**flow/design.v**
```verilog
module axi4_slave #(
    parameter int          NUM_REGS   = 4     ,
    parameter integer      ID_WIDTH   = 4     ,
    parameter integer      ADDR_WIDTH = 32    ,
    parameter integer      DATA_WIDTH = 32    ,
    parameter logic [31:0] BASE_ADDR  = 32'h0
)(
    input  logic                     ACLK,
    input  logic                     ARESETN,
    input  logic [ID_WIDTH-1:0]       S_AXI_AWID     ,
    input  logic [ADDR_WIDTH-1:0]     S_AXI_AWADDR   ,
    input  logic [7:0]                S_AXI_AWLEN    ,
    input  logic [2:0]                S_AXI_AWSIZE   ,
    input  logic [1:0]                S_AXI_AWBURST  ,
    input  logic                      S_AXI_AWVALID  ,
    output logic                      S_AXI_AWREADY  ,
    input  logic [DATA_WIDTH-1:0]     S_AXI_WDATA    ,
    input  logic [(DATA_WIDTH/8)-1:0] S_AXI_WSTRB    ,
    input  logic                      S_AXI_WLAST    ,
    input  logic                      S_AXI_WVALID   ,
    output logic                      S_AXI_WREADY   ,
    output logic [ID_WIDTH-1:0]       S_AXI_BID      ,
    output logic [1:0]                S_AXI_BRESP    ,
    output logic                      S_AXI_BVALID   ,
    input  logic                      S_AXI_BREADY   ,
    input  logic [ID_WIDTH-1:0  ]     S_AXI_ARID     ,
    input  logic [ADDR_WIDTH-1:0]     S_AXI_ARADDR   ,
    input  logic [7:0]                S_AXI_ARLEN    ,
    input  logic [2:0]                S_AXI_ARSIZE   ,
    input  logic [1:0]                S_AXI_ARBURST  ,
    input  logic                      S_AXI_ARVALID  ,
    output logic                      S_AXI_ARREADY  ,
    output logic [ID_WIDTH-1:0  ]     S_AXI_RID      ,
    output logic [DATA_WIDTH-1:0]     S_AXI_RDATA    ,
    output logic [1:0]                S_AXI_RRESP    ,
    output logic                      S_AXI_RLAST    ,
    output logic                      S_AXI_RVALID   ,
    input  logic                      S_AXI_RREADY   ,
    output logic                      write_en        ,
    output logic                      read_en
);
localparam ADDR_LSB     = $clog2(DATA_WIDTH / 8);
localparam ADDR_INDEX_W = $clog2(NUM_REGS);
logic [DATA_WIDTH-1:0] regfile [NUM_REGS-1:0];  
logic [ADDR_INDEX_W-1:0] write_ptr;
typedef enum logic [1:0] {
    WR_IDLE,     
    WR_WAIT,     
    WR_DATA,     
    WR_RESP      
} wr_state_t;
wr_state_t wr_state, wr_next;
logic awc_hs, wc_hs; 
logic [ADDR_WIDTH-1:0]      addr_latch     ;
logic [ID_WIDTH-1:0]        awid_latch     ;
logic [7:0]  awlen_latch    ;
logic [2:0]  awsize_latch   ;
logic [1:0]  awburst_latch  ;
logic [DATA_WIDTH-1:0]      wdata_latch    ; 
logic [(DATA_WIDTH/8)-1:0]  wstrb_latch    ;
logic                       wlast_latch    ;
logic [ADDR_WIDTH-1:0]      awaddr_latch   ;
logic [11:0] wr_transfer_size, wr_wrap_start, wr_transfer_size_latch, wr_wrap_start_latch, wr_wrap_end, wr_wrap_end_latch;
assign wr_transfer_size = (awlen_latch + 1)*(2**awsize_latch);
assign wr_wrap_start    = (S_AXI_AWADDR/ wr_transfer_size) * wr_transfer_size;
assign wr_wrap_end      = wr_wrap_start + wr_transfer_size;
logic [7:0] wr_beat_count;  
logic awaddr_err, wstrb_err, wr_burst_err;
always_comb begin
    wr_next = wr_state;  
    case(wr_state)
        WR_IDLE : if (S_AXI_AWVALID || S_AXI_WVALID)                          wr_next = WR_WAIT;
        WR_WAIT : if (awc_hs && wc_hs)                                        wr_next = WR_DATA;
        WR_DATA : if (S_AXI_WLAST || wstrb_err || awaddr_err || wr_burst_err) wr_next = WR_RESP;
        WR_RESP : if (S_AXI_BREADY)                                           wr_next = WR_IDLE;
    endcase
end
always_ff @(posedge ACLK or negedge ARESETN) begin
    if (!ARESETN)
        wr_state <= WR_IDLE;
    else
        wr_state <= wr_next;
end
always_ff @(posedge ACLK or negedge ARESETN) begin
    if (!ARESETN) begin
        S_AXI_AWREADY          <=  0    ;
        awc_hs                 <= '0    ;
        awid_latch             <= '0    ;
        awlen_latch            <= '0    ;
        awsize_latch           <= '0    ;
        awburst_latch          <= '0    ;
        awaddr_err             <= '0    ;
        wr_burst_err           <= '0    ;
        S_AXI_WREADY           <=  0    ;
        wr_beat_count          <=  0    ;
        write_ptr              <= '0    ;  
        wc_hs                  <= '0    ;
        wr_transfer_size_latch <= '0    ;
        wr_wrap_start_latch    <= '0    ;
        wr_wrap_end_latch      <= '0    ;
        wstrb_err              <= '0    ;
        S_AXI_BID              <= '0    ;
        S_AXI_BVALID           <= '0    ;
        S_AXI_BRESP            <= 2'b00 ;
        for (int r = 0; r < NUM_REGS; r++)
            regfile[r]         <= '0    ;
    end
    else begin
        case(wr_state)
            WR_IDLE: begin
                S_AXI_AWREADY          <= '0;
                S_AXI_WREADY           <= '0;
                awc_hs                 <= '0;
                awid_latch             <= '0;
                awlen_latch            <= '0;
                awsize_latch           <= '0;
                awburst_latch          <= '0;
                write_ptr              <= '0;
                wr_transfer_size_latch <= '0;
                wr_wrap_start_latch    <= '0;
                wr_wrap_end_latch      <= '0;
                S_AXI_BID              <= '0;
                S_AXI_BRESP            <= '0;
                S_AXI_BVALID           <= '0;
                awaddr_err             <= '0;
                wr_burst_err           <= '0;
                wstrb_err              <= '0;
            end
            WR_WAIT: begin
                if(S_AXI_AWVALID) begin
                    S_AXI_AWREADY          <= 1'b1              ;
                    awc_hs                 <= 1'b1              ;
                    awid_latch             <= S_AXI_AWID        ;
                    awlen_latch            <= S_AXI_AWLEN       ;
                    awsize_latch           <= S_AXI_AWSIZE      ;
                    awburst_latch          <= S_AXI_AWBURST     ;
                    awaddr_latch           <= S_AXI_AWADDR      ;
                    write_ptr              <= S_AXI_AWADDR[4:2] ;
                    wr_transfer_size_latch <= wr_transfer_size  ;
                    wr_wrap_start_latch    <= wr_wrap_start     ;
                    wr_wrap_end_latch      <= wr_wrap_end       ;
                end
                S_AXI_WREADY <= 1'b1;
                if(S_AXI_WVALID) begin
                    wc_hs        <= 1'b1;
                end
            end
            WR_DATA: begin
                S_AXI_AWREADY <= 1'b0;  
                if(!(wstrb_err || awaddr_err || wr_burst_err) && wr_beat_count < awlen_latch + 1) begin
                    for (int i = 0; i < DATA_WIDTH/8; i++) begin
                        if (S_AXI_WSTRB[i])
                            regfile[write_ptr][8*i +: 8] <= S_AXI_WDATA[8*i +: 8];
                    end
                    wr_beat_count <= wr_beat_count + 1;
                    case(awburst_latch)  
                        2'b00: write_ptr <= write_ptr;       
                        2'b01: begin
                            if(write_ptr >= awlen_latch) begin
                                awaddr_err <= 1'b1;
                            end
                            else begin
                                write_ptr <= write_ptr + 1;   
                            end
                        end
                        2'b10: begin                         
                            if (write_ptr + 1 == wr_wrap_end_latch) begin
                                write_ptr <= wr_wrap_start_latch;
                            end
                            else begin
                                write_ptr <= write_ptr + 1;
                            end
                        end
                        2'b11:  wr_burst_err <= 1'b1;   
                    endcase
                end
                if(S_AXI_WSTRB == '0) begin
                    wstrb_err <= 1'b1;
                end
                if (wr_beat_count == 0) begin
                    if(!(awaddr_latch[1:0] == 2'b00)) begin
                        awaddr_err <= 1'b1;
                    end
                end
                if(wr_beat_count > 0) begin
                    if (write_ptr < awaddr_latch[ADDR_LSB +: ADDR_INDEX_W] || write_ptr > awaddr_latch[ADDR_LSB +: ADDR_INDEX_W] + (1 << ADDR_INDEX_W) - 1) begin
                        awaddr_err <=1'b1;
                    end
                end
            end
            WR_RESP: begin
                wr_beat_count <= '0;
                S_AXI_WREADY  <= 1'b0;
                S_AXI_BVALID  <= 1'b1;
                S_AXI_BID     <= awid_latch;
                S_AXI_BRESP  <= (awaddr_err)                ? 2'b11 :   
                                (wstrb_err || wr_burst_err) ? 2'b10 :   
                                                              2'b00 ;   
                if (S_AXI_BREADY && S_AXI_BVALID) begin
                    awc_hs        <= 1'b0;
                    wc_hs         <= 1'b0;
                    S_AXI_BVALID  <= 1'b0;
                    write_ptr     <= '0;
                end
            end
        endcase
    end
end
typedef enum logic [1:0] {
    RD_IDLE,     
    RD_WAIT,     
    RD_DATA      
} rd_state_t;
rd_state_t rd_state, rd_next;
logic ar_hs;
logic [7:0] rd_beat_count;
logic ar_err, r_burst_err;
always_comb begin
    rd_next = rd_state;
    case(rd_state)
        RD_IDLE: if (S_AXI_ARVALID)                               rd_next = RD_WAIT;
        RD_WAIT: if (ar_hs )                                      rd_next = RD_DATA;
        RD_DATA: if (rd_beat_count == 0 || ar_err || r_burst_err) rd_next = RD_IDLE;
    endcase
end
always_ff @(posedge ACLK or negedge ARESETN) begin
    if(!ARESETN) begin
        rd_state <= RD_IDLE;
    end
    else begin
        rd_state <= rd_next;
    end
end
logic [ADDR_INDEX_W-1:0] read_ptr;
logic [ADDR_WIDTH-1:0]  arid_latch    ;
logic [7:0]             arlen_latch   ;
logic [2:0]             arsize_latch  ;
logic [ADDR_WIDTH-1:0]  araddr_latch  ;
logic [1:0]             arburst_latch ;
logic                   rd_complete   ;
logic [11:0] rd_transfer_size, rd_wrap_start, rd_transfer_size_latch, rd_wrap_start_latch, rd_wrap_end, rd_wrap_end_latch;
assign rd_transfer_size = (arlen_latch + 1)*(2**arsize_latch);
assign rd_wrap_start    = (S_AXI_ARADDR/ rd_transfer_size) * rd_transfer_size;
assign rd_wrap_end      = rd_wrap_start + rd_transfer_size;
always_ff @(posedge ACLK or negedge ARESETN) begin
    if(!ARESETN) begin
        S_AXI_ARREADY <=  0   ;
        S_AXI_RID     <= '0   ;
        S_AXI_RDATA   <= '0   ;
        S_AXI_RRESP   <= 2'b00;
        S_AXI_RLAST   <=  0   ;
        S_AXI_RVALID  <=  0   ;
        read_ptr      <= '0   ;
        ar_hs         <=  0   ;
    end
    else begin
        case(rd_state)
            RD_IDLE: begin
                S_AXI_ARREADY          <=  0;
                S_AXI_RLAST            <=  0;
                S_AXI_RVALID           <=  0;
                ar_hs                  <=  0;
                arid_latch             <= '0;
                arlen_latch            <= '0;
                arsize_latch           <= '0;
                araddr_latch           <= '0;
                r_burst_err            <= '0;
                ar_err                 <= '0;
                arburst_latch          <= '0;
                read_ptr               <= '0;
                rd_beat_count          <= '0;
                rd_transfer_size_latch <= '0;
                rd_wrap_start_latch    <= '0;
                rd_wrap_end_latch      <= '0;
            end
            RD_WAIT: begin
                S_AXI_ARREADY          <= 1'b1              ;
                ar_hs                  <= 1'b1              ;
                arid_latch             <= S_AXI_ARID        ;
                arlen_latch            <= S_AXI_ARLEN       ;
                araddr_latch           <= S_AXI_ARADDR      ;
                arsize_latch           <= S_AXI_ARSIZE      ;
                arburst_latch          <= S_AXI_ARBURST     ;
                read_ptr               <= S_AXI_ARADDR[4:2] ;
                rd_beat_count          <= arlen_latch + 1   ;
                rd_transfer_size_latch <= rd_transfer_size  ;
                rd_wrap_start_latch    <= rd_wrap_start     ;   
                rd_wrap_end_latch      <= rd_wrap_end       ;
            end
            RD_DATA: begin
                S_AXI_ARREADY          <= 1'b0;
                if (rd_beat_count == arlen_latch + 1 && !(araddr_latch[1:0] == 2'b00)) begin
                    ar_err <= 1'b1;
                    if (S_AXI_RREADY) begin
                        S_AXI_RVALID <= 1'b1;
                        S_AXI_RLAST  <= 1'b1;
                        S_AXI_RID    <= arid_latch;
                        S_AXI_RRESP  <= 2'b11;
                    end
                end
                else if (rd_beat_count == arlen_latch && (read_ptr < araddr_latch[4:2] || read_ptr > araddr_latch[4:2] + 7)) begin
                    ar_err <= 1'b1;
                    if (S_AXI_RREADY) begin
                        S_AXI_RVALID <= 1'b1;
                        S_AXI_RLAST  <= 1'b1;
                        S_AXI_RID    <= arid_latch;
                        S_AXI_RRESP  <= 2'b11;
                    end
                end
                else if (arburst_latch == 2'b11) begin
                    r_burst_err <= 1'b1;
                    if (S_AXI_RREADY) begin
                        S_AXI_RVALID <= 1'b1;
                        S_AXI_RLAST  <= 1'b1;
                        S_AXI_RID    <= arid_latch;
                        S_AXI_RRESP  <= 2'b01;
                    end
                end
                else begin
                    if(rd_beat_count > 1 && S_AXI_RREADY) begin
                        S_AXI_RVALID <= 1'b1;
                        S_AXI_RDATA  <= regfile[read_ptr];
                        S_AXI_RID    <= arid_latch;
                        case(arburst_latch)
                            2'b00: read_ptr <= read_ptr;         
                            2'b01: 
                                if(read_ptr >= arlen_latch) begin
                                    ar_err <= 1'b1;
                                end
                                else begin 
                                read_ptr <= read_ptr + 1;     
                                end
                            2'b10:                               
                                if (read_ptr + 1 == rd_wrap_end_latch) begin
                                    read_ptr <= rd_wrap_start_latch;
                                end
                                else begin
                                    read_ptr <= read_ptr + 1;
                                end
                        endcase
                        rd_beat_count <= rd_beat_count - 1;
                    end
                    else if (rd_beat_count == 1 && S_AXI_RREADY) begin
                        S_AXI_RVALID <= 1'b1;
                        S_AXI_RLAST  <= 1'b1;
                        S_AXI_RDATA  <= regfile[read_ptr];
                        S_AXI_RID    <= arid_latch;
                        S_AXI_RRESP  <= (ar_err)      ? 2'b11 :   
                                        (r_burst_err) ? 2'b10 :   
                                                        2'b00 ;   
                        rd_beat_count <= 0;
                    end
                end
            end
        endcase
    end
end
assign write_en = awc_hs && wc_hs;
assign read_en  = ar_hs;
endmodule
```
**flow/run.sh**
```bash
#!/bin/bash
# the make line also repeats each setting of config.mk as NAME=value (left out here)
make -C /OpenROAD-flow-scripts/flow DESIGN_CONFIG=/design/flow/config.mk WORK_HOME=/design/flow/orfs CLKGATE_MAP_FILE= finish
```
**flow/config.mk**
```make
export PLATFORM = sky130hd
export DESIGN_NAME = axi4_slave
export DESIGN_NICKNAME = axi4_slave
export VERILOG_FILES = /design/flow/design.v
export SDC_FILE = /design/flow/constraint.sdc
export NUM_CORES = 4
export LEC_CHECK = 0
export CAP_MARGIN = 20
export CORE_MARGIN = 2
export CORE_UTILIZATION = 71
export CTS_CLUSTER_SIZE = 33
export PLACE_DENSITY = 0.65
export SLEW_MARGIN = 20
```
**flow/constraint.sdc**
```tcl
create_clock -name core_clock -period 162.0 [get_ports {ACLK}]
set_input_delay 32.4000 -clock core_clock [delete_from_list [all_inputs] [get_ports {ACLK}]]
set_output_delay 32.4000 -clock core_clock [all_outputs]
set_load 0.01 [all_outputs]
```
==> results of run 1 <==
## stage by stage
step | cell area [um^2] | hold WS [ns]
3_3_place_gp | 64160 | 0.4557
2_1_floorplan | 61410 | 0.4421
5_1_grt | 65220 | 0.5017
6_report | 65220 | 0.4779
4_1_cts | 65160 | 0.4820
3_5_place_dp | 64160 | 0.4681
## layer usage
metal	up-vias	GRT usage
met5	-	0
met4	6	0.1711
met3	778	0.05783
met2	3545	0.6697
met1	30170	0.5432
li1	29770	-
## final cells by class
type,instances,area (um^2),share of cell area
sequential,284,7360,0.1128
multi-input combinational,7030,51460,0.7891
inverter,406,1526,0.02341
tap,1144,1431,0.02195
antenna,10,25.02,0.0003837
timing repair buffer,255,2420,0.03710
clock buffer,35,778.2,0.01193
clock inverter,15,215.2,0.003300
==> flow_metrics.py, run 1 <==
# Synthesis and PnR figures
metrics = {
    "yosys": {
        "xor_share": 0.05755,
        "synth-seq-area-share": 0.1198,
        "ys_async_sr_fraction": 0.8239,
        "ys_warn_count": 2,
        "edf_count": 50,
        "top_area_cell": "ha_1",
        "ff_type": "dfrtp_1",
        "top_logic_kind": "AND-OR/OR-AND gates",
        "netlist_instances": 8007,
        "yosys_area_um2": 61410,
        "synth.distinct_cells": 141,
        "postSynthAreaPerCell_um2": 7.670,
        "synth_flops": 284,
        "synth-adder-area-share": 0.2109,
        "yosys-top-cells-area": "ha_1, dfrtp_1, o21a_1",
        "ys_sh_mux": 0.06059,
        "common_cells": "ha_1, nand2_1, nor2_1",
        "ys_cells": 8007,
        "fp_nets": 9092,
        "synth_dominant_cell_count": "ha_1",
        "simple_gate_share": 0.2448,
        "yosys.area.top_type_share": 0.1616,
        "synth.cellmix.compoundShare": 0.2621,
        "syn-cell-area_um2": 61410,
    },
    "worst_setup_path": {
        "r2r_cells": 472,
        "cpPeakStageDelay_ns": 1.00,
        "ff2ff_setup_slack_ns": 43.06,
        "timing.rr.start": "awlen_latch[0]",
        "cp-end-kind": "flop",
        "critPathLaunch": "S_AXI_AWADDR[31]",
        "path_delay_family": "AND-OR/OR-AND gates",
        "timing.rr.end": "wr_wrap_end_latch[11]",
        "crit_required_ns": 162.44,
        "path_class": "input port to flop",
        "crit_slowest_cell": "or4_1",
        "cp.depth": 457,
        "critical_path_buf_inv_count": 16,
        "endpoint": "wr_wrap_end_latch[11]",
        "cp.arrival_ns": 145.97,
        "critPathMostFrequentCell": "o21a_1",
        "worst_setup_path_start_kind": "input port",
        "cp_max_fo": 35,
    },
    "detailed_routing": {
        "dr.max_layer_used": "met5",
        "drtAntennaViolNets": 0,
        "drtPass1Iterations": 14,
        "drtIter0Drc": 6855,
        "vias_per_cell": 7.002,
        "dr_wl_met2_um": 85920,
        "wirelength_um": 191600,
        "met3WireLength_um": 17860,
        "dr_total_vias": 64270,
        "m1WireLength_um": 79110,
        "drc": 0,
        "routedWlPerCell_um": 20.87,
    },
    "clocking": {
        "clockBufferDepth": 3,
        "cts.repair.resized": 0,
        "clock-sinks": 284,
        "ctsHtreeMaxLevel": 1,
        "clk_pin_slew_ns": 0.07,
        "clk_latency_ns": 0.59,
        "cts_tree": "yes",
        "numCtsBuffers": 27,
        "hold_buffers": 0,
        "cts_root_buf": "clkbuf_16",
        "post-cts-setup-buffer-count": 0,
    },
    "global_route": {
        "grt_start_max_net_pins": 77,
        "grt_overflow_total": 0,
        "grt_pass1_wl_um": 309200,
        "antenna_found_initial": 11,
        "grt_usage": 0.4101,
        "grt_pass1_vias": 61410,
    },
    "placement": {
        "io_buffer_count": 193,
        "place_hpwl_um": 142600,
        "gp_congestion": 0.9894,
        "dp.cells": 9118,
        "pre_cts_ws_ns": 18.74,
    },
    "sta": {
        "setup_viol": 0,
        "rsz0062_at_grt": "no",
        "timing.fmax_mhz": 6.871,
        "slew_viol_final": 0,
        "hold_viol_final": 0,
        "worst_pin_slew_ns": 1.083,
        "tns_ns": 0,
        "relSlewSlack": 0.2714,
        "setup_ws_ns": 16.47,
        "min_period_ns": 145.53,
        "fin_crit_sh": 0.8983,
        "skew_ns": 0.03836,
    },
    "min_path": {
        "min_path_type": "flop to flop",
        "hold_depth": 1,
        "hold_start": "arid_latch[3]",
        "hold-path-endpoint": "S_AXI_RID[3]",
    },
    "outcome": {
        "status": "timing/DRC/antenna clean",
    },
    "floorplanning": {
        "io_pins": 194,
        "chipArea_um2": 88870,
        "coreArea_um2": 85410,
        "fp_util": 0.7190,
        "die_height_um": 298.1,
        "placementRows": 107,
        "die_w_um": 298.1,
    },
    "cells_and_area": {
        "final_cells": 9179,
        "nets": 9089,
        "final_util": 0.7635,
        "syn2layout_area_growth_pct": 6.193,
        "fill_cells": 6310,
    },
    "flow_run": {
        "warnings": 40,
        "maxCapViolCount": 0,
    },
}
==> run 2, diff against run 1 <==
ABC_AREA = 1   (was unset)
CORE_UTILIZATION = 70   (was 71)
CTS_CLUSTER_DIAMETER = 351   (was unset)
CTS_CLUSTER_SIZE = 37   (was 33)
PLACE_DENSITY = 0.6   (was 0.65)
TNS_END_PERCENT = 5   (was unset)
clock period = 87.3 ns   (was 162.0 ns; I/O delays follow)
==> run 2 against run 1 <==
  * The flow now stops in global routing (5_1_grt)
  * Synthesized cell count up 37%
  * Area after synthesis up 13%
  * Die size up 15%
==> flow_metrics.py, run 2 <==
# Auto-generated metrics
metrics = {
    "outcome": {
        "status": "aborted with a tool error",
        "haltStage": "global routing (5_1_grt)",
        "tool.error": "[ERROR GRT-0232] Routing congestion too high. Check the congestion heatmap in the GUI.",
    },
    "yosys": {
        "fp_nets": 12020,
        "synth.distinct_cells": 100,
        "ys_async_sr_fraction": 0.8239,
        "yosys_area_um2": 69640,
        "synth-adder-area-share": 0.1856,
        "synth-seq-area-share": 0.1057,
        "top_area_cell": "nand2_1",
        "netlist_instances": 10940,
        "ys_cells": 10940,
        "common_cells": "nand2_1, inv_1, nor2_1",
        "postSynthAreaPerCell_um2": 6.368,
        "edf_count": 50,
        "synth.cellmix.compoundShare": 0.1489,
        "ff_type": "dfrtp_1",
        "yosys-top-cells-area": "nand2_1, ha_1, inv_1",
        "synth_dominant_cell_count": "nand2_1",
        "ys_warn_count": 2,
        "synth_flops": 284,
        "ys_sh_mux": 0.0007905,
        "yosys.area.top_type_share": 0.1462,
        "xor_share": 0.07729,
        "syn-cell-area_um2": 69640,
        "top_logic_kind": "simple AND/OR/NAND/NOR gates",
        "simple_gate_share": 0.3584,
    },
    "floorplanning": {
        "chipArea_um2": 102000,
        "die_w_um": 319.4,
        "placementRows": 115,
        "io_pins": 194,
        "die_height_um": 319.4,
        "coreArea_um2": 98560,
        "fp_util": 0.7066,
    },
    "clocking": {
        "clockBufferDepth": 3,
        "hold_buffers": 0,
        "ctsHtreeMaxLevel": 1,
        "cts_root_buf": "clkbuf_16",
        "clock-sinks": 284,
        "numCtsBuffers": 11,
    },
    "placement": {
        "place_hpwl_um": 180200,
        "gp_congestion": 1.035,
        "io_buffer_count": 193,
    },
    "global_route": {
        "grt_usage": 1.005,
        "grt_overflow_total": 7253,
    },
}
## run 2: per-layer routing
layer / GRT overflow / global-route usage
met3: 520 / 0.8780
met4: 1067 / 1.012
met5: 28 / 0.7400
met1: 763 / 0.9375
met2: 4875 / 1.209
## run 2: per-stage QoR
stage / instance area [um^2] / std cells / worst slack [ns] / setup TNS, ns
2_1_floorplan: 70570 / 10940 / -7.557 / -160.94
3_5_place_dp: 84430 / 13790 / -6.324 / -97.68
4_1_cts: 87930 / 14120 / -0.8011 / -2.092
3_3_place_gp: 84430 / 13790 / -3.089 / -19.93
## run 2: repair_timing
action | 4_1_cts
endpoints found under the setup margin | 27
buffers inserted | 309
cloned | 6
pin swaps | 239
gates resized | 287
==> run 3, diff against run 2 <==
CAP_MARGIN = 5   (was 20)
CELL_PAD_IN_SITES_GLOBAL_PLACEMENT = 0   (was unset)
CORE_UTILIZATION = 72   (was 70)
CTS_CLUSTER_DIAMETER = 339   (was 351)
CTS_CLUSTER_SIZE = 38   (was 37)
GPL_TIMING_DRIVEN = 1   (was unset)
MAX_ROUTING_LAYER = met4   (was unset)
MIN_ROUTING_LAYER = met1   (was unset)
PLACE_DENSITY = 0.62   (was 0.6)
SETUP_SLACK_MARGIN = -2.0   (was unset)
TNS_END_PERCENT = 75   (was 5)
clock period = 86.1 ns   (was 87.3 ns; I/O delays follow)
==> run 3 against run 2 <==
  * The run again fails in global routing (5_1_grt)
  * Synthesized cell count stayed put
  * Area after synthesis stayed put
  * Die size is 2.7% lower
==> flow_metrics.py, run 3 <==
# Auto-generated metrics
metrics = {
    "placement": {
        "gp_congestion": 1.087,
        "dp.cells": 13150,
        "io_buffer_count": 193,
        "place_hpwl_um": 171400,
    },
    "yosys": {
        "synth-seq-area-share": 0.1057,
        "xor_share": 0.07729,
        "top_area_cell": "nand2_1",
        "ys_cells": 10940,
        "synth.distinct_cells": 100,
        "synth_dominant_cell_count": "nand2_1",
        "ys_warn_count": 2,
        "synth_flops": 284,
        "synth.cellmix.compoundShare": 0.1489,
        "synth-adder-area-share": 0.1856,
        "yosys.area.top_type_share": 0.1462,
        "ff_type": "dfrtp_1",
        "netlist_instances": 10940,
        "yosys_area_um2": 69640,
        "ys_sh_mux": 0.0007905,
        "common_cells": "nand2_1, inv_1, nor2_1",
        "edf_count": 50,
        "fp_nets": 12020,
        "ys_async_sr_fraction": 0.8239,
        "syn-cell-area_um2": 69640,
        "simple_gate_share": 0.3584,
        "postSynthAreaPerCell_um2": 6.368,
        "yosys-top-cells-area": "nand2_1, ha_1, inv_1",
        "top_logic_kind": "simple AND/OR/NAND/NOR gates",
    },
    "clocking": {
        "clock-sinks": 284,
        "numCtsBuffers": 11,
        "clockBufferDepth": 3,
        "ctsHtreeMaxLevel": 1,
        "cts_root_buf": "clkbuf_16",
    },
    "floorplanning": {
        "die_w_um": 315.0,
        "fp_util": 0.7234,
        "die_height_um": 315.0,
        "chipArea_um2": 99230,
        "io_pins": 194,
        "placementRows": 114,
        "coreArea_um2": 96280,
    },
    "outcome": {
        "tool.error": "[ERROR GRT-0232] Routing congestion too high. Check the congestion heatmap in the GUI.",
        "status": "aborted with a tool error",
        "haltStage": "global routing (5_1_grt)",
    },
    "global_route": {
        "grt_usage": 0.6563,
        "grt_overflow_total": 122,
    },
}
[run 3: stage by stage]
stage | cell area (um^2) | worst slack [ns]
floorplan | 72100 | -7.612
global placement | 80860 | -0.9073
detailed placement | 80890 | -4.149
CTS | 82130 | -1.999
[run 3: what timing repair did]
action                     4_1_cts
gates cloned                     4
hold endpoints to repair         0
pin swaps                       84
hold buffers                     0
setup endpoints to repair       13
resized                         58
buffers inserted                94
[run 3: metal layers]
metal | GRT usage | GRT overflow
met5 | - | -
met4 | 0.5542 | 51
met3 | 0.4131 | 2
met2 | 0.8670 | 64
met1 | 0.6733 | 5
==> run 4, diff against run 3 <==
CAP_MARGIN = 15   (was 5)
CELL_PAD_IN_SITES_GLOBAL_PLACEMENT = unset   (was 0)
CTS_CLUSTER_DIAMETER = unset   (was 339)
CTS_CLUSTER_SIZE = 10   (was 38)
GPL_TIMING_DRIVEN = unset   (was 1)
MAX_ROUTING_LAYER = unset   (was met4)
MIN_ROUTING_LAYER = unset   (was met1)
PLACE_DENSITY = 0.39   (was 0.62)
SETUP_SLACK_MARGIN = unset   (was -2.0)
TNS_END_PERCENT = unset   (was 75)
clock period = 82.5 ns   (was 86.1 ns; I/O delays follow)
==> run 4 against run 3 <==
  * The flow stops in detailed placement (3_5_place_dp)
  * Area after synthesis is the same
  * Synthesized cell count is the same
  * Die size is the same
==> flow_metrics.py, run 4 <==
# Auto-generated metrics
metrics = {
    "placement": {
        "io_buffer_count": 193,
        "gp_congestion": 1.076,
    },
    "yosys": {
        "edf_count": 50,
        "synth_dominant_cell_count": "nand2_1",
        "ff_type": "dfrtp_1",
        "ys_cells": 10940,
        "synth.distinct_cells": 100,
        "synth-seq-area-share": 0.1057,
        "fp_nets": 12020,
        "yosys.area.top_type_share": 0.1462,
        "top_area_cell": "nand2_1",
        "simple_gate_share": 0.3584,
        "synth-adder-area-share": 0.1856,
        "ys_sh_mux": 0.0007905,
        "ys_warn_count": 2,
        "netlist_instances": 10940,
        "synth.cellmix.compoundShare": 0.1489,
        "yosys-top-cells-area": "nand2_1, ha_1, inv_1",
        "common_cells": "nand2_1, inv_1, nor2_1",
        "top_logic_kind": "simple AND/OR/NAND/NOR gates",
        "yosys_area_um2": 69640,
        "ys_async_sr_fraction": 0.8239,
        "syn-cell-area_um2": 69640,
        "postSynthAreaPerCell_um2": 6.368,
        "xor_share": 0.07729,
        "synth_flops": 284,
    },
    "outcome": {
        "status": "aborted with a tool error",
        "haltStage": "detailed placement (3_5_place_dp)",
        "tool.error": "[ERROR DPL-0033] detailed placement checks failed during check placement.",
    },
    "floorplanning": {
        "placementRows": 114,
        "coreArea_um2": 96280,
        "die_height_um": 315.0,
        "io_pins": 194,
        "chipArea_um2": 99230,
        "die_w_um": 315.0,
        "fp_util": 0.7234,
    },
}
-- run 4: metrics by stage --
| step | setup slack, ns | area, um^2 | TNS [ns] |
|---|---|---|---|
| after global placement | -4.729 | 95040 | -42.61 |
| after floorplan | -10.49 | 72210 | -186.84 |
==> run 5, diff against run 4 <==
ABC_AREA = unset   (was 1)
CAP_MARGIN = 20   (was 15)
CORE_ASPECT_RATIO = 0.5   (was unset)
CORE_UTILIZATION = 40   (was 72)
CTS_CLUSTER_SIZE = unset   (was 10)
PLACE_DENSITY = 0.6   (was 0.39)
SETUP_SLACK_MARGIN = -2.0   (was unset)
SLEW_MARGIN = 0   (was 20)
clock period = 200.0 ns   (was 82.5 ns; I/O delays follow)
==> run 5 against run 4 <==
  * Now clean on timing, DRC and antenna
  * Area after synthesis shrank 12%
  * Synthesized cell count down 27%
  * Die size grew 58%
==> flow_metrics.py, run 5 <==
# Synthesis and PnR figures
metrics = {
    "worst_setup_path": {
        "critical_path_buf_inv_count": 20,
        "path_class": "input port to flop",
        "cp.depth": 462,
        "cp-end-kind": "flop",
        "crit_slowest_cell": "or4_1",
        "timing.rr.start": "awlen_latch[0]",
        "ff2ff_setup_slack_ns": 84.62,
        "worst_setup_path_start_kind": "input port",
        "cp_max_fo": 35,
        "crit_required_ns": 200.40,
        "path_delay_family": "AND-OR/OR-AND gates",
        "cpPeakStageDelay_ns": 0.89,
        "critPathLaunch": "S_AXI_AWADDR[31]",
        "timing.rr.end": "wr_wrap_end_latch[11]",
        "cp.arrival_ns": 150.13,
        "r2r_cells": 477,
        "critPathMostFrequentCell": "o21a_1",
        "endpoint": "wr_wrap_end_latch[11]",
    },
    "yosys": {
        "synth-seq-area-share": 0.1198,
        "netlist_instances": 8007,
        "synth_flops": 284,
        "top_logic_kind": "AND-OR/OR-AND gates",
        "ys_cells": 8007,
        "ff_type": "dfrtp_1",
        "ys_async_sr_fraction": 0.8239,
        "common_cells": "ha_1, nand2_1, nor2_1",
        "synth_dominant_cell_count": "ha_1",
        "edf_count": 50,
        "top_area_cell": "ha_1",
        "syn-cell-area_um2": 61410,
        "xor_share": 0.05755,
        "yosys-top-cells-area": "ha_1, dfrtp_1, o21a_1",
        "simple_gate_share": 0.2448,
        "postSynthAreaPerCell_um2": 7.670,
        "synth.distinct_cells": 141,
        "ys_sh_mux": 0.06059,
        "fp_nets": 9092,
        "ys_warn_count": 2,
        "synth.cellmix.compoundShare": 0.2621,
        "synth-adder-area-share": 0.2109,
        "yosys_area_um2": 61410,
        "yosys.area.top_type_share": 0.1616,
    },
    "detailed_routing": {
        "dr.max_layer_used": "met4",
        "met3WireLength_um": 6363,
        "drtAntennaViolNets": 0,
        "drtPass1Iterations": 6,
        "routedWlPerCell_um": 17.89,
        "drc": 0,
        "dr_wl_met2_um": 83840,
        "wirelength_um": 180600,
        "dr_total_vias": 59310,
        "m1WireLength_um": 87610,
        "vias_per_cell": 5.875,
        "drtIter0Drc": 4017,
    },
    "clocking": {
        "clock-sinks": 284,
        "numCtsBuffers": 24,
        "ctsHtreeMaxLevel": 1,
        "clockBufferDepth": 3,
        "clk_latency_ns": 0.54,
        "hold_buffers": 0,
        "cts_tree": "yes",
        "clk_pin_slew_ns": 0.06,
        "cts_root_buf": "clkbuf_16",
        "cts.repair.resized": 0,
        "post-cts-setup-buffer-count": 0,
    },
    "global_route": {
        "antenna_found_initial": 4,
        "grt_usage": 0.2244,
        "grt_start_max_net_pins": 66,
        "grt_overflow_total": 0,
        "grt_pass1_wl_um": 296700,
        "grt_pass1_vias": 56590,
    },
    "sta": {
        "worst_pin_slew_ns": 1.139,
        "min_period_ns": 149.73,
        "setup_ws_ns": 50.27,
        "rsz0062_at_grt": "no",
        "relSlewSlack": 0.2403,
        "setup_viol": 0,
        "hold_viol_final": 0,
        "timing.fmax_mhz": 6.679,
        "skew_ns": 0.01471,
        "slew_viol_final": 0,
        "tns_ns": 0,
        "fin_crit_sh": 0.7486,
    },
    "cells_and_area": {
        "fill_cells": 15520,
        "syn2layout_area_growth_pct": 7.874,
        "nets": 9100,
        "final_util": 0.4354,
        "stdcell_area_um2": 66250,
    },
    "floorplanning": {
        "placementRows": 101,
        "die_height_um": 281.1,
        "die_w_um": 558.1,
        "chipArea_um2": 156900,
        "io_pins": 194,
        "coreArea_um2": 152200,
        "fp_util": 0.4036,
    },
    "flow_run": {
        "maxCapViolCount": 0,
        "warnings": 38,
    },
    "placement": {
        "place_hpwl_um": 142900,
        "pre_cts_ws_ns": 51.09,
        "io_buffer_count": 193,
        "gp_congestion": 0.9145,
        "placed_area_um2": 65420,
    },
    "min_path": {
        "hold_depth": 2,
        "min_path_type": "flop to flop",
        "hold_start": "wr_wrap_end_latch[8]",
        "hold-path-endpoint": "wr_wrap_end_latch[8]",
    },
    "outcome": {
        "status": "timing/DRC/antenna clean",
    },
}
==> run 5: cell type report <==
cell class | instances | area (um^2) | share of cell area
Clock buffer | 37 | 720.7 | 0.01088
Inverter | 406 | 1526 | 0.02304
Timing Repair Buffer | 269 | 2535 | 0.03826
Sequential cell | 284 | 7360 | 0.1111
Antenna cell | 2 | 5.005 | 0.00007554
Clock inverter | 6 | 62.56 | 0.0009443
Tap cell | 2060 | 2577 | 0.03891
Multi-Input combinational cell | 7030 | 51460 | 0.7768
==> run 5: layer usage <==
metal  vias to the layer above  global-route usage
met5                         -                   0
met4                         0             0.03594
met3                       175             0.01312
met2                      1182              0.3878
met1                     28150              0.3113
li1                      29800                   -
==> run 5: per-stage QoR <==
step,std cells,hold WS (ns)
after floorplan,8007,0.4421
after global placement,10050,0.4575
after detailed placement,10050,0.4656
after CTS,10090,0.4805
after global routing,10090,0.4958
final,10090,0.4752
==> run 6, diff against run 5 <==
CORE_ASPECT_RATIO = unset   (was 0.5)
PLACE_DENSITY = 0.78   (was 0.6)
SETUP_SLACK_MARGIN = 5.0   (was -2.0)
SLEW_MARGIN = 20   (was 0)
==> run 6 against run 5 <==
  * Worst hold slack improved by 0.0024 ns
  * Critical path depth fell by 4
  * Sequential cell count did not move
==> flow_metrics.py, run 6 <==
# Synthesis and PnR figures
metrics = {
    "sta": {
        "min_period_ns": 151.27,
        "setup_viol": 0,
        "hold_viol_final": 0,
        "rsz0062_at_grt": "no",
        "fin_crit_sh": 0.7563,
        "relSlewSlack": 0.3255,
        "skew_ns": 0.01924,
        "tns_ns": 0,
        "timing.fmax_mhz": 6.611,
        "slew_viol_final": 0,
        "worst_pin_slew_ns": 1.010,
    },
    "worst_setup_path": {
        "cp_max_fo": 35,
        "path_class": "input port to flop",
        "timing.rr.start": "awlen_latch[0]",
        "ff2ff_setup_slack_ns": 82.86,
        "critical_path_buf_inv_count": 18,
        "crit_slowest_cell": "or4_1",
        "path_delay_family": "AND-OR/OR-AND gates",
        "worst_setup_path_start_kind": "input port",
        "r2r_cells": 473,
        "cpPeakStageDelay_ns": 0.89,
        "cp.arrival_ns": 151.73,
        "crit_required_ns": 200.46,
        "cp-end-kind": "flop",
        "endpoint": "wr_wrap_end_latch[11]",
        "timing.rr.end": "wr_wrap_end_latch[11]",
        "critPathLaunch": "S_AXI_AWADDR[31]",
        "critPathMostFrequentCell": "o21a_1",
        "cp.depth": 458,
    },
    "yosys": {
        "ys_cells": 8007,
        "synth-seq-area-share": 0.1198,
        "yosys.area.top_type_share": 0.1616,
        "synth_flops": 284,
        "xor_share": 0.05755,
        "ys_warn_count": 2,
        "postSynthAreaPerCell_um2": 7.670,
        "fp_nets": 9092,
        "top_logic_kind": "AND-OR/OR-AND gates",
        "netlist_instances": 8007,
        "syn-cell-area_um2": 61410,
        "ys_sh_mux": 0.06059,
        "simple_gate_share": 0.2448,
        "top_area_cell": "ha_1",
        "synth.cellmix.compoundShare": 0.2621,
        "edf_count": 50,
        "synth_dominant_cell_count": "ha_1",
        "yosys_area_um2": 61410,
        "ff_type": "dfrtp_1",
        "ys_async_sr_fraction": 0.8239,
        "yosys-top-cells-area": "ha_1, dfrtp_1, o21a_1",
        "synth.distinct_cells": 141,
        "common_cells": "ha_1, nand2_1, nor2_1",
        "synth-adder-area-share": 0.2109,
    },
    "placement": {
        "place_hpwl_um": 149500,
        "io_buffer_count": 193,
        "gp_congestion": 0.9711,
    },
    "clocking": {
        "clockBufferDepth": 3,
        "hold_buffers": 0,
        "clk_latency_ns": 0.58,
        "post-cts-setup-buffer-count": 0,
        "cts.repair.resized": 0,
        "numCtsBuffers": 29,
        "cts_root_buf": "clkbuf_16",
        "cts_tree": "yes",
        "clk_pin_slew_ns": 0.06,
        "clock-sinks": 284,
        "ctsHtreeMaxLevel": 1,
    },
    "flow_run": {
        "maxCapViolCount": 0,
        "warnings": 38,
    },
    "global_route": {
        "grt_overflow_total": 0,
        "grt_pass1_vias": 59830,
        "antenna_found_initial": 15,
        "grt_usage": 0.2309,
        "grt_pass1_wl_um": 307800,
        "grt_start_max_net_pins": 72,
    },
    "floorplanning": {
        "io_pins": 194,
        "fp_util": 0.4033,
        "die_height_um": 395.8,
        "coreArea_um2": 152300,
        "die_w_um": 395.8,
        "placementRows": 143,
        "chipArea_um2": 156700,
    },
    "detailed_routing": {
        "drtIter0Drc": 5309,
        "drtAntennaViolNets": 0,
        "wirelength_um": 189400,
        "drtPass1Iterations": 8,
        "drc": 0,
        "dr_total_vias": 62300,
        "routedWlPerCell_um": 18.81,
        "vias_per_cell": 6.187,
    },
    "cells_and_area": {
        "fill_cells": 14940,
        "regArea_um2": 7361,
        "syn2layout_area_growth_pct": 8.139,
        "comb_area_um2": 51460,
        "nets": 9094,
        "final_util": 0.4362,
    },
    "outcome": {
        "status": "timing/DRC/antenna clean",
    },
    "min_path": {
        "min_path_type": "flop to flop",
        "hold-path-endpoint": "S_AXI_RDATA[31]",
        "hold_depth": 2,
        "hold_start": "S_AXI_RDATA[31]",
    },
}
## run 6: per-layer routing
metal | global-route usage | vias to the layer above | share of wire
met5 | 0 | - | 0.00038
met4 | 0.07313 | 12 | 0.032
met3 | 0.02174 | 425 | 0.065
met2 | 0.3871 | 2376 | 0.46
met1 | 0.3114 | 29680 | 0.45
li1 | - | 29810 | -
## run 6: final cells by class
type,instances,area share
Multi-Input combinational cell,7030,0.7749
Sequential cell,284,0.1108
Tap cell,2030,0.03824
Timing Repair Buffer,258,0.03681
Inverter,406,0.02298
Clock buffer,43,0.01356
Clock inverter,11,0.002430
Antenna cell,7,0.0002638
## run 6: per-stage QoR
step | area [um^2] | cells | worst slack [ns] | hold WS [ns]
2_1_floorplan | 61410 | 8007 | 61.56 | 0.4421
3_3_place_gp | 65300 | 10010 | 51.45 | 0.4605
3_5_place_dp | 65300 | 10010 | 49.87 | 0.4653
4_1_cts | 66370 | 10060 | 50.12 | 0.4799
5_1_grt | 66410 | 10070 | 39.38 | 0.4990
6_report | 66410 | 10070 | 48.73 | 0.4776
==> run 7, diff against run 6 <==
CORE_UTILIZATION = 49   (was 40)
PLACE_DENSITY = unset   (was 0.78)
SETUP_SLACK_MARGIN = unset   (was 5.0)
clock period = 86.0 ns   (was 200.0 ns; I/O delays follow)
==> run 7 against run 6 <==
  * Now fails the layout checks on negative setup slack
  * Register-to-register slack got worse by 90 ns
  * Via count increased by 26%
  * Largest cell class unchanged
  * Non-clock buffer count is 3669 higher
  * Worst hold slack better by 0.0037 ns
==> flow_metrics.py, run 7 <==
# Synthesis and PnR figures
metrics = {
    "sta": {
        "setup_viol": 28,
        "worst_pin_slew_ns": 1.313,
        "skew_ns": 0.01337,
        "relSlewSlack": 0.1181,
        "min_period_ns": 104.71,
        "fin_crit_sh": 1.218,
        "timing.fmax_mhz": 9.550,
        "slew_viol_final": 0,
        "rsz0062_at_grt": "yes",
        "setup_ws_ns": -18.71,
        "hold_viol_final": 0,
    },
    "yosys": {
        "edf_count": 50,
        "simple_gate_share": 0.2448,
        "synth-seq-area-share": 0.1198,
        "xor_share": 0.05755,
        "syn-cell-area_um2": 61410,
        "netlist_instances": 8007,
        "ys_cells": 8007,
        "ys_sh_mux": 0.06059,
        "yosys.area.top_type_share": 0.1616,
        "top_area_cell": "ha_1",
        "synth.cellmix.compoundShare": 0.2621,
        "synth-adder-area-share": 0.2109,
        "synth_dominant_cell_count": "ha_1",
        "synth_flops": 284,
        "synth.distinct_cells": 141,
        "fp_nets": 9092,
        "yosys-top-cells-area": "ha_1, dfrtp_1, o21a_1",
        "ys_async_sr_fraction": 0.8239,
        "common_cells": "ha_1, nand2_1, nor2_1",
        "top_logic_kind": "AND-OR/OR-AND gates",
        "yosys_area_um2": 61410,
        "postSynthAreaPerCell_um2": 7.670,
        "ff_type": "dfrtp_1",
        "ys_warn_count": 2,
    },
    "floorplanning": {
        "placementRows": 129,
        "die_w_um": 358.0,
        "chipArea_um2": 128200,
        "io_pins": 194,
        "die_height_um": 358.0,
        "coreArea_um2": 124000,
        "fp_util": 0.4954,
    },
    "global_route": {
        "grt_util_met3": 0.03313,
        "antenna_found_initial": 6,
        "grt_pass1_wl_um": 393300,
        "grt_overflow_total": 0,
        "grt_start_max_net_pins": 101,
        "grt_use_met2": 0.6303,
        "grt_pass1_vias": 77840,
        "grt_busiest_layer": "met2",
        "grt_usage": 0.3685,
        "grtUsageMet1": 0.4855,
    },
    "worst_setup_path": {
        "worst_setup_path_start_kind": "input port",
        "path_delay_family": "AND-OR/OR-AND gates",
        "crit_slowest_cell": "or4_4",
        "timing.rr.end": "rd_wrap_end_latch[11]",
        "cp_max_fo": 7,
        "cp-end-kind": "flop",
        "r2r_cells": 514,
        "cpPeakStageDelay_ns": 0.58,
        "critPathMostFrequentCell": "o21a_1",
        "ff2ff_setup_slack_ns": -7.30,
        "critical_path_buf_inv_count": 71,
        "cp.depth": 492,
        "crit_required_ns": 86.28,
        "timing.rr.start": "arlen_latch[0]",
        "path_class": "input port to flop",
        "cp.arrival_ns": 104.99,
        "endpoint": "rd_wrap_end_latch[11]",
        "critPathLaunch": "S_AXI_ARADDR[31]",
    },
    "placement": {
        "gp_congestion": 0.9731,
        "io_buffer_count": 193,
        "place_hpwl_um": 182100,
        "pre_cts_ws_ns": -21.57,
        "dp.cells": 12400,
    },
    "detailed_routing": {
        "drc": 0,
        "drtIter0Drc": 6502,
        "dr_total_vias": 78630,
        "drtPass1Iterations": 8,
        "wirelength_um": 254600,
        "routedWlPerCell_um": 19.08,
        "drtAntennaViolNets": 0,
        "vias_per_cell": 5.894,
    },
    "cells_and_area": {
        "final_cells": 13340,
        "syn2layout_area_growth_pct": 61.86,
        "final_util": 0.8019,
        "nets": 12760,
    },
    "flow_run": {
        "warnings": 43,
        "maxCapViolCount": 0,
    },
    "clocking": {
        "clk_pin_slew_ns": 0.07,
        "clock-sinks": 284,
        "numCtsBuffers": 27,
        "ctsHtreeMaxLevel": 1,
        "clockBufferDepth": 3,
        "cts_root_buf": "clkbuf_16",
        "clk_latency_ns": 0.55,
        "cts_tree": "yes",
        "hold_buffers": 0,
    },
    "outcome": {
        "so_faults": "negative setup slack",
        "status": "complete, but fails checks",
    },
    "min_path": {
        "hold_depth": 1,
        "hold_start": "arid_latch[1]",
        "hold-path-endpoint": "S_AXI_RID[1]",
        "min_path_type": "flop to flop",
    },
}
## run 7: layer usage
| layer | share of wire | wire length (um) | vias to the layer above |
|---|---|---|---|
| li1 | - | - | 37150 |
| met1 | 0.43 | 108500 | 37410 |
| met2 | 0.46 | 118400 | 3202 |
| met5 | 0.000051 | 13 | - |
| met4 | 0.042 | 10700 | 2 |
| met3 | 0.067 | 17010 | 869 |
## run 7: layout make-up
| type | count | area [um^2] |
|---|---|---|
| Antenna cell | 5 | 12.51 |
| Clock buffer | 38 | 809.5 |
| Clock inverter | 10 | 83.83 |
| Fill cell | 8578 | 24550 |
| Inverter | 406 | 1526 |
| Multi-Input combinational cell | 7033 | 57210 |
| Sequential cell | 284 | 7360 |
| Tap cell | 1637 | 2048 |
| Timing Repair Buffer | 3927 | 30360 |
## run 7: repair_timing
item	CTS	global route
gates resized	457	310
pin swaps	547	407
setup endpoints to repair	28	28
gates cloned	4	0
buffers inserted	678	217
## run 7: metrics by stage
stage / hold WS, ns / area (um^2) / TNS, ns
floorplan: 0.4448 / 64400 / -467.08
global placement: 0.4576 / 87930 / -401.63
detailed placement: 0.4640 / 87930 / -445.57
CTS: 0.4808 / 96240 / -323.56
global route: 0.4950 / 99410 / -497.23
finish: 0.4812 / 99410 / -398.23
==> run 8, diff against run 7 <==
CAP_MARGIN = 5   (was 20)
CELL_PAD_IN_SITES_GLOBAL_PLACEMENT = 1   (was unset)
CORE_MARGIN = 9   (was 2)
CORE_UTILIZATION = 22   (was 49)
CTS_CLUSTER_SIZE = 38   (was unset)
GPL_TIMING_DRIVEN = 1   (was unset)
MAX_ROUTING_LAYER = met5   (was unset)
MIN_ROUTING_LAYER = met1   (was unset)
PLACE_DENSITY_LB_ADDON = 0.01   (was unset)
SETUP_SLACK_MARGIN = -2.0   (was unset)
TNS_END_PERCENT = 75   (was unset)
clock period = 155.0 ns   (was 86.0 ns; I/O delays follow)
==> run 8 against run 7 <==
  * Now clean on timing, DRC and antenna
  * Critical endpoint is now wr_wrap_end_latch[11]
  * Final area shrank 31%
  * Critical path type unchanged
  * Worst hold slack lost 0.0062 ns
  * Utilization shrank 55 points
==> flow_metrics.py, run 8 <==
# Synthesis and PnR figures
metrics = {
    "worst_setup_path": {
        "path_delay_family": "AND-OR/OR-AND gates",
        "path_class": "input port to flop",
        "critical_path_buf_inv_count": 20,
        "timing.rr.start": "awlen_latch[0]",
        "crit_slowest_cell": "nor4_1",
        "critPathLaunch": "S_AXI_AWADDR[31]",
        "ff2ff_setup_slack_ns": 33.94,
        "r2r_cells": 474,
        "crit_required_ns": 155.42,
        "endpoint": "wr_wrap_end_latch[11]",
        "cpPeakStageDelay_ns": 1.01,
        "worst_setup_path_start_kind": "input port",
        "cp_max_fo": 35,
        "critPathMostFrequentCell": "o21a_1",
        "timing.rr.end": "wr_wrap_end_latch[11]",
        "cp.arrival_ns": 146.02,
        "cp.depth": 458,
        "cp-end-kind": "flop",
    },
    "yosys": {
        "ys_warn_count": 2,
        "synth-adder-area-share": 0.2109,
        "edf_count": 50,
        "synth-seq-area-share": 0.1198,
        "yosys_area_um2": 61410,
        "postSynthAreaPerCell_um2": 7.670,
        "fp_nets": 9092,
        "top_area_cell": "ha_1",
        "xor_share": 0.05755,
        "synth.cellmix.compoundShare": 0.2621,
        "netlist_instances": 8007,
        "yosys-top-cells-area": "ha_1, dfrtp_1, o21a_1",
        "top_logic_kind": "AND-OR/OR-AND gates",
        "simple_gate_share": 0.2448,
        "ff_type": "dfrtp_1",
        "synth_flops": 284,
        "ys_sh_mux": 0.06059,
        "ys_cells": 8007,
        "ys_async_sr_fraction": 0.8239,
        "synth_dominant_cell_count": "ha_1",
        "common_cells": "ha_1, nand2_1, nor2_1",
        "synth.distinct_cells": 141,
        "syn-cell-area_um2": 61410,
        "yosys.area.top_type_share": 0.1616,
    },
    "outcome": {
        "status": "timing/DRC/antenna clean",
    },
    "clocking": {
        "clockBufferDepth": 3,
        "hold_buffers": 0,
        "numCtsBuffers": 37,
        "cts.repair.resized": 0,
        "cts_root_buf": "clkbuf_16",
        "clk_latency_ns": 0.56,
        "post-cts-setup-buffer-count": 0,
        "cts_tree": "yes",
        "clock-sinks": 284,
        "clk_pin_slew_ns": 0.05,
        "ctsHtreeMaxLevel": 2,
    },
    "sta": {
        "slew_viol_final": 0,
        "setup_ws_ns": 9.406,
        "relSlewSlack": 0.2308,
        "timing.fmax_mhz": 6.868,
        "setup_viol": 0,
        "skew_ns": 0.01817,
        "hold_viol_final": 0,
        "min_period_ns": 145.59,
        "worst_pin_slew_ns": 1.143,
        "fin_crit_sh": 0.9393,
    },
    "detailed_routing": {
        "routedWlPerCell_um": 21.02,
        "drtAntennaViolNets": 0,
        "drc": 0,
        "dr_total_vias": 59370,
        "drtPass1Iterations": 7,
        "vias_per_cell": 5.033,
        "wirelength_um": 248000,
        "drtIter0Drc": 3322,
    },
    "min_path": {
        "hold-path-endpoint": "S_AXI_RDATA[5]",
        "min_path_type": "flop to flop",
        "hold_start": "S_AXI_RDATA[5]",
        "hold_depth": 2,
    },
    "floorplanning": {
        "chipArea_um2": 298500,
        "fp_util": 0.2215,
        "io_pins": 194,
        "die_height_um": 546.4,
        "coreArea_um2": 277200,
        "placementRows": 193,
        "die_w_um": 546.4,
    },
    "global_route": {
        "antenna_found_initial": 12,
        "grt_start_max_net_pins": 75,
        "grt_overflow_total": 0,
        "grt_pass1_wl_um": 380000,
        "grt_pass1_vias": 59390,
        "grt_usage": 0.1588,
    },
    "placement": {
        "place_hpwl_um": 202900,
        "pre_cts_ws_ns": 8.355,
        "io_buffer_count": 193,
        "gp_congestion": 0.7875,
        "dp.cells": 11730,
    },
    "cells_and_area": {
        "nets": 9149,
        "final_util": 0.2488,
        "final_cells": 11800,
        "syn2layout_area_growth_pct": 12.29,
        "fill_cells": 30770,
    },
    "flow_run": {
        "maxCapViolCount": 0,
        "warnings": 38,
    },
}
==> run 8: layer usage <==
| metal | GRT usage | part of all wire |
|---|---|---|
| met2 | 0.2476 | 0.43 |
| met4 | 0.01623 | 0.0095 |
| met5 | 0 | 0.00019 |
| met3 | 0.01223 | 0.025 |
| met1 | 0.2440 | 0.54 |
==> run 8: per-stage QoR <==
| step | hold slack, ns | TNS, ns | instance area (um^2) |
|---|---|---|---|
| detailed placement | 0.4644 | 0 | 67770 |
| global placement | 0.4596 | 0 | 67770 |
| finish | 0.4750 | 0 | 68960 |
| global route | 0.4973 | -1.180 | 68950 |
| floorplan | 0.4421 | 0 | 61410 |
| CTS | 0.4779 | 0 | 68950 |
==> run 8: area by class of cell <==
cell class / count / area, um^2 / area share
tap: 3705 / 4636 / 0.06722
sequential: 284 / 7360 / 0.1067
clock buffer: 56 / 1121 / 0.01626
inverter: 406 / 1526 / 0.02214
clock inverter: 6 / 60.06 / 0.0008709
timing repair buffer: 305 / 2778 / 0.04028
multi-input combinational: 7030 / 51470 / 0.7464
antenna: 3 / 7.507 / 0.0001089
==> run 9, diff against run 8 <==
CAP_MARGIN = 0   (was 5)
CORE_ASPECT_RATIO = 0.5   (was unset)
CORE_UTILIZATION = 58   (was 22)
CTS_CLUSTER_SIZE = unset   (was 38)
GPL_ROUTABILITY_DRIVEN = 0   (was unset)
GPL_TIMING_DRIVEN = unset   (was 1)
HOLD_SLACK_MARGIN = -0.1   (was unset)
MAX_ROUTING_LAYER = unset   (was met5)
MIN_ROUTING_LAYER = unset   (was met1)
PLACE_DENSITY = 0.6   (was unset)
PLACE_DENSITY_LB_ADDON = unset   (was 0.01)
SLEW_MARGIN = 40   (was 20)
TNS_END_PERCENT = 50   (was 75)
clock period = 200.0 ns   (was 155.0 ns; I/O delays follow)
==> run 9 against run 8 <==
  * Register-to-register slack better by 51 ns
  * Utilization is 38 points higher
  * Sequential share of layout area is 0.56 points higher
  * Global-route usage is 14 points higher
  * Via count is 4.2% higher
  * Final area is 5.0% lower
  * Area after synthesis stayed put
  * Worst setup slack better by 41 ns
  * Highest routed layer unchanged
  * Synthesized cell count stayed put
  * Worst hold slack better by 0.013 ns
  * First-iteration DRC count is 55% higher
==> flow_metrics.py, run 9 <==
# Synthesis and PnR figures
metrics = {
    "outcome": {
        "status": "timing/DRC/antenna clean",
    },
    "min_path": {
        "hold-path-endpoint": "wr_wrap_end_latch[8]",
        "hold_start": "wr_wrap_end_latch[8]",
        "hold_depth": 2,
        "min_path_type": "flop to flop",
    },
    "floorplanning": {
        "fp_util": 0.5920,
        "coreArea_um2": 103700,
        "chipArea_um2": 118600,
        "io_pins": 194,
        "die_w_um": 478.2,
        "die_height_um": 248.1,
        "placementRows": 83,
    },
    "yosys": {
        "synth.cellmix.compoundShare": 0.2621,
        "edf_count": 50,
        "top_area_cell": "ha_1",
        "synth_flops": 284,
        "synth-seq-area-share": 0.1198,
        "top_logic_kind": "AND-OR/OR-AND gates",
        "yosys_area_um2": 61410,
        "common_cells": "ha_1, nand2_1, nor2_1",
        "ys_warn_count": 2,
        "synth.distinct_cells": 141,
        "ys_async_sr_fraction": 0.8239,
        "xor_share": 0.05755,
        "synth-adder-area-share": 0.2109,
        "yosys.area.top_type_share": 0.1616,
        "postSynthAreaPerCell_um2": 7.670,
        "ys_cells": 8007,
        "ys_sh_mux": 0.06059,
        "synth_dominant_cell_count": "ha_1",
        "fp_nets": 9092,
        "yosys-top-cells-area": "ha_1, dfrtp_1, o21a_1",
        "simple_gate_share": 0.2448,
        "netlist_instances": 8007,
        "ff_type": "dfrtp_1",
        "syn-cell-area_um2": 61410,
    },
    "clocking": {
        "clk_pin_slew_ns": 0.07,
        "numCtsBuffers": 25,
        "ctsHtreeMaxLevel": 1,
        "cts.repair.resized": 0,
        "clock-sinks": 284,
        "clockBufferDepth": 3,
        "cts_tree": "yes",
        "clk_latency_ns": 0.55,
        "post-cts-setup-buffer-count": 0,
        "hold_buffers": 0,
        "cts_root_buf": "clkbuf_16",
    },
    "detailed_routing": {
        "drtIter0Drc": 5148,
        "drc": 0,
        "routedWlPerCell_um": 19.66,
        "drtAntennaViolNets": 0,
        "dr_total_vias": 61860,
        "wirelength_um": 185500,
        "vias_per_cell": 6.555,
        "drtPass1Iterations": 6,
    },
    "worst_setup_path": {
        "timing.rr.start": "awlen_latch[0]",
        "cp-end-kind": "flop",
        "endpoint": "wr_wrap_end_latch[11]",
        "critPathLaunch": "S_AXI_AWADDR[31]",
        "critPathMostFrequentCell": "o21a_1",
        "cp.arrival_ns": 149.80,
        "ff2ff_setup_slack_ns": 84.85,
        "crit_slowest_cell": "or4_1",
        "path_delay_family": "AND-OR/OR-AND gates",
        "cp_max_fo": 35,
        "timing.rr.end": "wr_wrap_end_latch[11]",
        "r2r_cells": 478,
        "cp.depth": 462,
        "worst_setup_path_start_kind": "input port",
        "critical_path_buf_inv_count": 20,
        "path_class": "input port to flop",
        "crit_required_ns": 200.43,
        "cpPeakStageDelay_ns": 0.94,
    },
    "flow_run": {
        "warnings": 40,
        "maxCapViolCount": 0,
    },
    "sta": {
        "relSlewSlack": 0.4273,
        "min_period_ns": 149.37,
        "worst_pin_slew_ns": 0.8351,
        "hold_viol_final": 0,
        "tns_ns": 0,
        "fin_crit_sh": 0.7468,
        "whs_ns": 0.4876,
        "timing.fmax_mhz": 6.695,
        "setup_viol": 0,
        "slew_viol_final": 0,
        "skew_ns": 0.01431,
        "rsz0062_at_grt": "no",
    },
    "cells_and_area": {
        "syn2layout_area_growth_pct": 6.723,
        "stdcell_area_um2": 65540,
        "fill_cells": 9187,
        "nets": 9091,
    },
    "global_route": {
        "grt_start_max_net_pins": 82,
        "antenna_found_initial": 14,
        "grt_pass1_vias": 60590,
        "grt_pass1_wl_um": 303100,
        "grt_usage": 0.2963,
        "grt_overflow_total": 0,
    },
    "placement": {
        "placed_area_um2": 64600,
        "io_buffer_count": 193,
        "place_hpwl_um": 146400,
    },
}
run 9: cell type report:
class | count | area [um^2] | area share
repair buffers | 259 | 2474 | 0.03774
clock inverters | 14 | 140.1 | 0.002138
flip-flops and latches | 284 | 7361 | 0.1123
well taps | 1402 | 1754 | 0.02676
multi-input cells | 7030 | 51560 | 0.7867
clock buffers | 31 | 698.2 | 0.01065
inverters | 406 | 1526 | 0.02329
diodes | 11 | 27.53 | 0.0004200
run 9: routing by layer:
layer  global-route usage  share of wire
met5                    0        0.00029
met4              0.09410          0.030
met3              0.03309          0.060
met2               0.5191           0.47
met1               0.3839           0.44
run 9: metrics by stage:
stage               utilization  setup slack (ns)  std cells
finish                   0.6318             50.63       9437
global route             0.6317             41.91       9436
CTS                      0.6308             51.46       9425
detailed placement       0.6227             51.26       9380
global placement         0.6216             52.18       9376
floorplan                     -             61.56       8007
==> run 10, diff against run 9 <==
ABC_AREA = 1   (was unset)
CAP_MARGIN = 20   (was 0)
CELL_PAD_IN_SITES_GLOBAL_PLACEMENT = unset   (was 1)
CORE_ASPECT_RATIO = unset   (was 0.5)
CORE_MARGIN = 2   (was 9)
CORE_UTILIZATION = 65   (was 58)
GPL_ROUTABILITY_DRIVEN = unset   (was 0)
HOLD_SLACK_MARGIN = unset   (was -0.1)
MAX_ROUTING_LAYER = met4   (was unset)
SETUP_SLACK_MARGIN = unset   (was -2.0)
SLEW_MARGIN = 20   (was 40)
TNS_END_PERCENT = 5   (was 50)
clock period = 96.4 ns   (was 200.0 ns; I/O delays follow)
==> run 10 against run 9 <==
  * Area after synthesis increased by 13%
  * Critical path depth increased by 114
  * Clock-buffer cell count increased by 6
  * Sequential cell count unchanged
  * Die size decreased by 7.5%
  * Non-clock buffer count increased by 556
  * First-iteration DRC count increased by 16%
  * Highest routed layer is now met4
==> flow_metrics.py, run 10 <==
# Synthesis and PnR figures
metrics = {
    "worst_setup_path": {
        "critical_path_buf_inv_count": 119,
        "cpPeakStageDelay_ns": 0.53,
        "worst_setup_path_start_kind": "input port",
        "r2r_cells": 595,
        "timing.rr.start": "arlen_latch[0]",
        "timing.rr.end": "rd_wrap_end_latch[11]",
        "cp_max_fo": 16,
        "cp-end-kind": "flop",
        "ff2ff_setup_slack_ns": 17.18,
        "critPathMostFrequentCell": "nand2_1",
        "path_class": "input port to flop",
    },
    "sta": {
        "fin_crit_sh": 0.9593,
        "rsz0062_at_grt": "yes",
        "worst_pin_slew_ns": 0.9799,
        "min_period_ns": 92.48,
        "slew_viol_final": 0,
    },
    "cells_and_area": {
        "syn2layout_area_growth_pct": 15.12,
        "final_util": 0.7521,
    },
    "yosys": {
        "synth.cellmix.compoundShare": 0.1489,
        "ys_cells": 10940,
        "ys_sh_mux": 0.0007905,
        "top_area_cell": "nand2_1",
        "simple_gate_share": 0.3584,
        "ys_warn_count": 2,
        "ff_type": "dfrtp_1",
        "synth-adder-area-share": 0.1856,
        "yosys-top-cells-area": "nand2_1, ha_1, inv_1",
        "yosys.area.top_type_share": 0.1462,
        "top_logic_kind": "simple AND/OR/NAND/NOR gates",
        "synth.distinct_cells": 100,
        "synth_dominant_cell_count": "nand2_1",
        "postSynthAreaPerCell_um2": 6.368,
        "fp_nets": 12020,
        "yosys_area_um2": 69640,
        "netlist_instances": 10940,
        "synth_flops": 284,
        "common_cells": "nand2_1, inv_1, nor2_1",
    },
    "flow_run": {
        "maxCapViolCount": 0,
        "warnings": 45,
    },
    "placement": {
        "placed_area_um2": 74590,
        "io_buffer_count": 193,
    },
    "global_route": {
        "grt_overflow_total": 0,
        "antenna_found_initial": 7,
        "grt_usage": 0.3664,
        "grt_pass1_wl_um": 333400,
        "grt_pass1_vias": 69320,
        "grt_start_max_net_pins": 167,
    },
    "clocking": {
        "numCtsBuffers": 29,
        "clock-sinks": 284,
        "clk_latency_ns": 0.59,
        "clockBufferDepth": 3,
        "cts_tree": "yes",
    },
    "outcome": {
        "status": "timing/DRC/antenna clean",
    },
    "detailed_routing": {
        "routedWlPerCell_um": 16.39,
        "drc": 0,
        "wirelength_um": 212600,
        "drtPass1Iterations": 8,
        "dr_total_vias": 75130,
        "vias_per_cell": 5.792,
    },
    "floorplanning": {
        "die_w_um": 331.3,
        "chipArea_um2": 109800,
        "io_pins": 194,
    },
    "min_path": {
        "hold-path-endpoint": "S_AXI_RID[0]",
        "hold_depth": 1,
    },
}
run 10: area by class of cell:
class | count | area [um^2] | area share
multi-input cells | 8605 | 56160 | 0.7004
repair buffers | 815 | 6838 | 0.08529
diodes | 7 | 17.52 | 0.0002185
flip-flops and latches | 284 | 7361 | 0.09181
well taps | 1403 | 1755 | 0.02190
clock buffers | 37 | 837.1 | 0.01044
inverters | 1791 | 6978 | 0.08704
clock inverters | 17 | 128.9 | 0.001607
repair inverters | 12 | 100.1 | 0.001249
run 10: through the flow:
step | setup WS, ns | instances
final | 3.924 | 12970
after global routing | -1.812 | 12970
after CTS | -0.01214 | 12650
after detailed placement | -3.495 | 12580
after global placement | -0.3194 | 12580
after floorplan | -0.2773 | 10940
run 10: metal layers:
layer	share of wire	GRT usage	vias to the layer above
met4	0.030	0.09793	0
li1	-	-	36790
met2	0.48	0.6155	2991
met3	0.072	0.02871	507
met1	0.42	0.4754	34840
met5	0	-	-
run 10: repair_timing:
item | 4_1_cts | 5_1_grt
buffers inserted | 13 | 298
gates cloned | 6 | 16
pin swaps | 9 | 360
gates resized | 46 | 548
setup endpoints to repair | 18 | 28
